==> trial 53 <==
Design ULA_LCD, start of the top module:
module ULA_LCD(clk, rst, rs, rw, en, dados, SOMA, SUBT, MULT, IGUAL, A, B, sinalA, sinalB);
Settings: LEC_CHECK=0, ABC_AREA=1, CAP_MARGIN=20, CELL_PAD_IN_SITES_GLOBAL_PLACEMENT=0, CORE_MARGIN=2, CORE_UTILIZATION=20, CTS_CLUSTER_SIZE=61, PLACE_DENSITY_LB_ADDON=0.26, SLEW_MARGIN=20; clock period 204.0 ns.
run.sh (not shown) runs the stock make flow with config.mk's settings and CLKGATE_MAP_FILE=.
==> build 14 (differences from trial 53) <==
- CELL_PAD_IN_SITES_GLOBAL_PLACEMENT: 0 -> not set
- CORE_UTILIZATION: 20 -> 58
- CTS_CLUSTER_SIZE: 61 -> not set
- HOLD_SLACK_MARGIN: not set -> 0.29
- PLACE_DENSITY_LB_ADDON: 0.26 -> not set
- TNS_END_PERCENT: not set -> 5
==> flow/constraint.sdc (replaced) <==
create_clock -name core_clock -period 67.6 [get_ports {clk}]
set_input_delay 13.5200 -clock core_clock [delete_from_list [all_inputs] [get_ports {clk}]]
set_output_delay 13.5200 -clock core_clock [all_outputs]
set_load 0.01 [all_outputs]
==> results.py <==
# Generated from Yosys and OpenROAD reports
metrics = {
    "status": {
        "status": "failed layout checks",
        "so.violations": "negative setup slack",
    },
    "routing": {
        "vias": 86500,
        "wire_per_inst_um": 16.8,
    },
    "cts": {
        "ctsResizeCount": 144,
    },
    "global_routing": {
        "grt_pass1_wl_mm": 392,
        "grt_max_degree": 47,
    },
    "placed_design": {
        "place_inst": 14800,
    },
    "timing": {
        "setup_viol": 7,
        "fin_ws_ns": -1.68,
    },
    "worst_setup_path": {
        "slowest_delay_ns": 0.58,
    },
    "layout": {
        "comb_area_share": 0.678,
    },
}
(the above is from build 14)
==> results.py <==
# Generated from Yosys and OpenROAD reports
metrics = {
    "cts": {
        "ctsResizeCount": 0,
    },
    "timing": {
        "setup_viol": 0,
    },
    "status": {
        "status": "timing/DRC/antenna clean",
    },
    "global_routing": {
        "grt_pass1_wl_mm": 391,
        "grt_max_degree": 53,
    },
    "placed_design": {
        "place_inst": 16600,
    },
    "routing": {
        "vias": 74700,
        "wire_per_inst_um": 14.9,
    },
    "layout": {
        "comb_area_share": 0.739,
    },
}
(the above is from trial 53)

==> inputs of 07-15 <==
Starting RTL as in the previous note.
Settings: LEC_CHECK=0, ABC_AREA=1, CAP_MARGIN=20, CELL_PAD_IN_SITES_DETAIL_PLACEMENT=0, CELL_PAD_IN_SITES_GLOBAL_PLACEMENT=1, CORE_ASPECT_RATIO=0.59, CORE_MARGIN=8, CORE_UTILIZATION=52, CTS_CLUSTER_SIZE=61, GPL_ROUTABILITY_DRIVEN=1, GPL_TIMING_DRIVEN=0, HOLD_SLACK_MARGIN=0.12, MAX_ROUTING_LAYER=met4, SLEW_MARGIN=10, TNS_END_PERCENT=100; clock period 173.0 ns.
==> 06-16: changes against 07-15 <==
==> flow/config.mk (replaced) <==
export PLATFORM = sky130hd
export DESIGN_NAME = ULA_LCD
export DESIGN_NICKNAME = ULA_LCD
export VERILOG_FILES = /design/flow/design.v
export SDC_FILE = /design/flow/constraint.sdc
export NUM_CORES = 4
export LEC_CHECK = 0
export CAP_MARGIN = 20
export CORE_MARGIN = 2
export CORE_UTILIZATION = 71
export SLEW_MARGIN = 20
==> flow/constraint.sdc (replaced) <==
create_clock -name core_clock -period 126.0 [get_ports {clk}]
set_input_delay 25.2000 -clock core_clock [delete_from_list [all_inputs] [get_ports {clk}]]
set_output_delay 25.2000 -clock core_clock [all_outputs]
set_load 0.01 [all_outputs]
==> notes <==
- Between 07-15 and 06-16, the lower synthesized cell count is in 06-16 (gap about 40%, measured against 06-16).
- In 07-15 the global-route usage is lower than in 06-16, by 7.9 points.
- Between 06-16 and 07-15, the lower core utilization is in 07-15 (gap 19 points).
- Between 07-15 and 06-16, the lower sequential share of layout area is in 07-15 (gap 0.83 points).
- In 07-15 the first-iteration DRC count is higher than in 06-16, by about 40%.
- Of 06-16 and 07-15, 07-15 has the higher design area (gap 13%, measured against 07-15).
==> figures <==
metric	07-15	06-16
Result of the run	finished clean	finished clean
Relative max-transition margin	19.2%	16.3%
Final design utilization	55.2%	74.0%
Non-Clock Buffer Count	261	128
Cell area after technology mapping	67400 um^2	60200 um^2
Global routing usage on met2	42.4%	68.5%
Gp weighted congestion	1.05	1.02
Relative area change from synthesis to final layout	5.26%	2.97%
Endpoint of the worst hold path	estado[11]$_SDFFE_PP0P_	c5[19]$_SDFF_PP0_
Reg2Reg Setup Slack	77170 ps	24540 ps
Sequential share of the synthesized area	6.03%	6.75%
Proportion of netlist area held by the largest area contributor	17.5%	10.7%
Detailed placer's ending HPWL	214 mm	151 mm
Worst EP arrival	121220 ps	118680 ps
